==> job 3669 <==
==> flow/design.v (excerpt) <==
module calc_didactic(
        clk,
        rst,
        mem_addr,
        mem_we,
        mem_wdata,
        mem_rdata
    );
==> flow/config.mk <==
export PLATFORM = sky130hd
export DESIGN_NAME = calc_didactic
export DESIGN_NICKNAME = calc_didactic
export VERILOG_FILES = /design/flow/design.v
export SDC_FILE = /design/flow/constraint.sdc
export NUM_CORES = 4
export LEC_CHECK = 0
export ABC_AREA = 1
export CAP_MARGIN = 20
export CORE_MARGIN = 2
export CORE_UTILIZATION = 72
export CTS_CLUSTER_DIAMETER = 205
export CTS_CLUSTER_SIZE = 25
export HOLD_SLACK_MARGIN = -0.09
export PLACE_DENSITY_LB_ADDON = 0.05
export SLEW_MARGIN = 20
export TNS_END_PERCENT = 5
==> flow/constraint.sdc <==
create_clock -name core_clock -period 5.7 [get_ports {clk}]
set_input_delay 1.1400 -clock core_clock [delete_from_list [all_inputs] [get_ports {clk}]]
set_output_delay 1.1400 -clock core_clock [all_outputs]
set_load 0.01 [all_outputs]
run.sh (not shown) runs the stock make flow with config.mk's settings and CLKGATE_MAP_FILE=.
==> job 2089: changes against job 3669 <==
CTS_CLUSTER_DIAMETER = 57   (was 205)
CTS_CLUSTER_SIZE = 72   (was 25)
HOLD_SLACK_MARGIN = unset   (was -0.09)
MAX_ROUTING_LAYER = met4   (was unset)
PLACE_DENSITY_LB_ADDON = 0.19   (was 0.05)
SETUP_SLACK_MARGIN = 0.63   (was unset)
TNS_END_PERCENT = unset   (was 5)
==> flow/constraint.sdc (replaced) <==
create_clock -name core_clock -period 5.55 [get_ports {clk}]
set_input_delay 1.1100 -clock core_clock [delete_from_list [all_inputs] [get_ports {clk}]]
set_output_delay 1.1100 -clock core_clock [all_outputs]
set_load 0.01 [all_outputs]
==> ci_impl_report.md <==
### Yosys + OpenROAD results

| Metric | Value |
|---|---|
| P per Cell Area | approximately 160 nW/um^2 |
| Final worst slack | -0.1551 ns |
| Final Setup Violations | 4 |
| Layout Check Failures | negative setup slack |
| Skew final | 0.03371 ns |
| Non-clk bufs | 138 |
| NonClk Buf Share | 6.298% |
| Clock buf/inv share | approximately 2.0% |
| Status | finished with violations |
# the run above: job 3669

==> ci_impl_report.md <==
### Flow metrics

| Metric | Value |
|---|---|
| Status | stopped before the end |
| Stop stage | global routing |
| Run Error | [ERROR GRT-0232] Routing congestion too high. Check the congestion heatmap in the GUI. |
| Most Crowded Layer GR | met2 |
| Core area | about 23000 sq um |
| Cells after DPL | ~2600 |
# the run above: job 2089


* * *

==> build 88: inputs <==
Starting RTL as in the previous note.
make LEC_CHECK=0 ABC_AREA=0 CAP_MARGIN=20 CELL_PAD_IN_SITES_GLOBAL_PLACEMENT=0 CORE_MARGIN=2 CORE_UTILIZATION=42 CTS_CLUSTER_SIZE=39 PLACE_DENSITY_LB_ADDON=0.28 SETUP_SLACK_MARGIN=1.99 SLEW_MARGIN=20 TNS_END_PERCENT=45 finish   # period 16.4 ns
==> inputs of trial 20, as changes to build 88 <==
==> flow/config.mk (replaced) <==
export PLATFORM = sky130hd
export DESIGN_NAME = calc_didactic
export DESIGN_NICKNAME = calc_didactic
export VERILOG_FILES = /design/flow/design.v
export SDC_FILE = /design/flow/constraint.sdc
export NUM_CORES = 4
export LEC_CHECK = 0
export ABC_AREA = 1
export CAP_MARGIN = 20
export CORE_MARGIN = 2
export CORE_UTILIZATION = 70
export CTS_CLUSTER_DIAMETER = 49
export PLACE_DENSITY = 0.84
export SLEW_MARGIN = 20
==> flow/constraint.sdc (replaced) <==
create_clock -name core_clock -period 5.94 [get_ports {clk}]
set_input_delay 1.1880 -clock core_clock [delete_from_list [all_inputs] [get_ports {clk}]]
set_output_delay 1.1880 -clock core_clock [all_outputs]
set_load 0.01 [all_outputs]
==> metrics.log <==
[flow] summary of implementation run
INFO  metric status = failed layout checks
INFO  metric layout.failed_checks = negative setup slack
INFO  metric setup-violations-final = 2
INFO  metric initial_core_util = 0.7103
INFO  metric vias = 18389
INFO  metric timing.final.ws_setup = -107.1 ps
Source of the figures above: trial 20

==> metrics.log <==
[flow] summary of implementation run
INFO  metric timing.final.ws_setup = a little over 5000 ps
INFO  metric asyncSetResetFlopFracSynth = 0
INFO  metric post_synth_and_or_nand_nor_area_fraction = 0.2048
INFO  metric grt.total_usage = 0.2716
INFO  metric initial_core_util = 0.4264
INFO  metric synth.cellmix.xorXnorShare = 0.02384
INFO  metric post_synth_mux_area_share = 0.03311
INFO  metric powerClk = 0.564 mW
INFO  metric synth-main-ff-cell = sky130_fd_sc_hd__edfxtp_1
INFO  metric status = finished clean
Source of the figures above: build 88


* * *

==> v19 <==
Starting RTL as in the previous note.
clock: 8.82 ns
lec_check: 0
abc_area: 0
cap_margin: 20
cell_pad_in_sites_detail_placement: 2
core_margin: 2
core_utilization: 61
min_routing_layer: met2
place_density_lb_addon: 0.13
slew_margin: 20
==> v21 (differences from v19) <==
Settings changed: ABC_AREA 0 to not set, CELL_PAD_IN_SITES_DETAIL_PLACEMENT 2 to not set, CORE_UTILIZATION 61 to 42, CTS_CLUSTER_DIAMETER set to 165, MAX_ROUTING_LAYER set to met4, MIN_ROUTING_LAYER met2 to not set, PLACE_DENSITY set to 0.57, PLACE_DENSITY_LB_ADDON 0.13 to not set, SLEW_MARGIN 20 to 10.
==> flow/constraint.sdc (replaced) <==
create_clock -name core_clock -period 8.61 [get_ports {clk}]
set_input_delay 1.7220 -clock core_clock [delete_from_list [all_inputs] [get_ports {clk}]]
set_output_delay 1.7220 -clock core_clock [all_outputs]
set_load 0.01 [all_outputs]
==> v3 (differences from v19) <==
Settings changed: ABC_AREA 0 to not set, CAP_MARGIN 20 to 0, CELL_PAD_IN_SITES_DETAIL_PLACEMENT 2 to not set, CORE_UTILIZATION 61 to 71, CTS_CLUSTER_DIAMETER set to 395, CTS_CLUSTER_SIZE set to 37, MIN_ROUTING_LAYER met2 to not set, PLACE_DENSITY_LB_ADDON 0.13 to not set, SETUP_SLACK_MARGIN set to 0.7.
==> flow/constraint.sdc (replaced) <==
create_clock -name core_clock -period 5.2 [get_ports {clk}]
set_input_delay 1.0400 -clock core_clock [delete_from_list [all_inputs] [get_ports {clk}]]
set_output_delay 1.0400 -clock core_clock [all_outputs]
set_load 0.01 [all_outputs]
==> qor summary <==
Run status: v21 no timing/DRC/antenna violations; v3 did not finish; v19 did not finish
Stage where the flow stopped: v21 -; v3 global routing (5_1_grt); v19 detailed placement (3_5_place_dp)
Post-Syn Instances: v21 1833; v3 1833; v19 1833
Cell type contributing the most total cell area after synthesis: v21 edfxtp_1; v3 edfxtp_1; v19 edfxtp_1
Mux area share: v21 0.03311; v3 0.03311; v19 0.03311
Clock Path Buffers: v21 3; v3 3; v19 -
Gpl congestion: v21 0.9911; v3 1.140; v19 1.134
Post-synthesis net count: v21 1953; v3 1953; v19 1953
Number of port buffers: v21 44; v3 44; v19 44
YS chip area: v21 0.01648 mm^2; v3 0.01648 mm^2; v19 0.01648 mm^2
Htree depth: v21 1; v3 1; v19 -
Number of buffers created by CTS: v21 25; v3 10; v19 -
Number of core rows: v21 72; v3 55; v19 60
Setup fix buffers added after clock tree synthesis: v21 0; v3 81; v19 -
Num Clock Sinks: v21 239; v3 239; v19 -
Fp_density: v21 0.4264; v3 0.7256; v19 0.6166
DPL Wire Length: v21 43940 um; v3 44940 um; v19 -
Post-synth EDFFs: v21 141; v3 141; v19 141
Die height: v21 202.1 um; v3 156.3 um; v19 168.4 um
Count of instances resized after the clock tree is built: v21 4; v3 259; v19 -
Clock Tree Root: v21 clkbuf_16; v3 clkbuf_16; v19 -
Area of the placeable core: v21 0.03865 mm^2; v3 0.02271 mm^2; v19 0.02673 mm^2
Minimum setup slack after placement: v21 0.4405 ns; v3 -0.8525 ns; v19 -
Die Size: v21 0.04083 mm^2; v3 0.02444 mm^2; v19 0.02835 mm^2
Post-Place Cells: v21 2354; v3 2405; v19 -
Die extent in x: v21 202.1 um; v3 156.3 um; v19 168.4 um
Instance area at placement: v21 0.01772 mm^2; v3 0.01999 mm^2; v19 -
Post-CTS Hold Fix Bufs: v21 0; v3 0; v19 -

* * *

==> 05-21: inputs <==
calc_didactic again, from the RTL that the note above started with.
==> flow/design.v (excerpt) <==
module calc_didactic(
        clk,
        rst,
        mem_addr,
        mem_we,
        mem_wdata,
        mem_rdata
    );
make LEC_CHECK=0 ABC_AREA=1 CAP_MARGIN=20 CELL_PAD_IN_SITES_DETAIL_PLACEMENT=1 CORE_ASPECT_RATIO=1.57 CORE_MARGIN=7 CORE_UTILIZATION=43 CTS_CLUSTER_DIAMETER=395 GPL_TIMING_DRIVEN=0 MAX_ROUTING_LAYER=met4 MIN_ROUTING_LAYER=met2 PLACE_DENSITY=0.65 SLEW_MARGIN=10 finish   # period 5.63 ns
==> 11-28 (differences from 05-21) <==
ABC_AREA = not set   (was 1)
CELL_PAD_IN_SITES_DETAIL_PLACEMENT = not set   (was 1)
CORE_ASPECT_RATIO = not set   (was 1.57)
CORE_MARGIN = 2   (was 7)
CORE_UTILIZATION = 59   (was 43)
CTS_CLUSTER_DIAMETER = not set   (was 395)
GPL_TIMING_DRIVEN = not set   (was 0)
MAX_ROUTING_LAYER = not set   (was met4)
MIN_ROUTING_LAYER = not set   (was met2)
PLACE_DENSITY = not set   (was 0.65)
SLEW_MARGIN = 20   (was 10)
==> flow/constraint.sdc (replaced) <==
create_clock -name core_clock -period 5.39 [get_ports {clk}]
set_input_delay 1.0780 -clock core_clock [delete_from_list [all_inputs] [get_ports {clk}]]
set_output_delay 1.0780 -clock core_clock [all_outputs]
set_load 0.01 [all_outputs]
==> 01-12 (differences from 05-21) <==
ABC_AREA = not set   (was 1)
CELL_PAD_IN_SITES_DETAIL_PLACEMENT = not set   (was 1)
CORE_ASPECT_RATIO = not set   (was 1.57)
CORE_MARGIN = 2   (was 7)
CORE_UTILIZATION = 40   (was 43)
CTS_CLUSTER_DIAMETER = not set   (was 395)
GPL_TIMING_DRIVEN = not set   (was 0)
MAX_ROUTING_LAYER = not set   (was met4)
MIN_ROUTING_LAYER = not set   (was met2)
PLACE_DENSITY = not set   (was 0.65)
SLEW_MARGIN = 20   (was 10)
==> flow/constraint.sdc (replaced) <==
create_clock -name core_clock -period 9.71 [get_ports {clk}]
set_input_delay 1.9420 -clock core_clock [delete_from_list [all_inputs] [get_ports {clk}]]
set_output_delay 1.9420 -clock core_clock [all_outputs]
set_load 0.01 [all_outputs]
==> 11-24 (differences from 05-21) <==
ABC_AREA = not set   (was 1)
CELL_PAD_IN_SITES_DETAIL_PLACEMENT = not set   (was 1)
CORE_ASPECT_RATIO = not set   (was 1.57)
CORE_MARGIN = 2   (was 7)
CORE_UTILIZATION = 67   (was 43)
CTS_CLUSTER_DIAMETER = 30   (was 395)
GPL_TIMING_DRIVEN = not set   (was 0)
MIN_ROUTING_LAYER = not set   (was met2)
PLACE_DENSITY = not set   (was 0.65)
SETUP_SLACK_MARGIN = 0.21   (was not set)
SLEW_MARGIN = 20   (was 10)
==> flow/constraint.sdc (replaced) <==
create_clock -name core_clock -period 6.43 [get_ports {clk}]
set_input_delay 1.2860 -clock core_clock [delete_from_list [all_inputs] [get_ports {clk}]]
set_output_delay 1.2860 -clock core_clock [all_outputs]
set_load 0.01 [all_outputs]
==> comparison table <==
quantity                                                                       11-24                       05-21                       11-28             01-12
Outcome                                                    aborted with a tool error  complete, but fails checks  complete, but fails checks    finished clean
Stage where the flow stopped                                                 5_1_grt                           -                           -                 -
Layout check failures                                                              -        negative setup slack        negative setup slack                 -
Crit path DAT                                                                      -                     4920 ps                     6030 ps           7450 ps
Synth-to-Final Area Change                                                         -                       28.8%                       40.8%             11.6%
Power group with the highest consumption                                           -            sequential cells            sequential cells  sequential cells
Number of standard cells after synthesis                                        1833                        2243                        1833              1833
Buffer count excluding the clock tree in the final layout                          -                         243                         543                97
P_clk                                                                              -                     1.67 mW                     1.84 mW           1.02 mW
Required time worst endpoint                                                       -                     4500 ps                     4310 ps           7770 ps
Area inside the core boundary                                              24200 um2                   38300 um2                   27600 um2         40700 um2
Synth mux share                                                                3.31%                          0%                       3.31%             3.31%
Number of violations of the max-capacitance limit                                  -                           0                           0                 0
Total power density per cell area                                                  -                  179 nW/um2                  196 nW/um2        132 nW/um2
Area of the chip                                                           25900 um2                   44500 um2                   29300 um2         42800 um2
Final layout net count                                                             -                        2566                        2403              1957
CP bufs+invs                                                                       -                           5                           6                 5
XOR/XNOR Fraction of Synth Area                                                2.38%                      0.948%                       2.38%             2.38%
Yosys cell count                                                                1833                        2243                        1833              1833
Setup Viol. Count Final                                                            -                          15                         116                 0
Mi-comb count                                                                      -                        1587                        1368              1368
Maximum clock skew at final layout                                                 -                     25.0 ps                     56.4 ps           25.6 ps
Total number of placement rows                                                    57                          90                          61                74
Distinct lib cells used                                                          115                          68                         115               115
Placed inst area                                                           18500 um2                   17800 um2                   19900 um2         17500 um2
Static Leak                                                                        -                     9.91 nW                     9.26 nW           6.70 nW
Power and IR drop assume default switching activity.
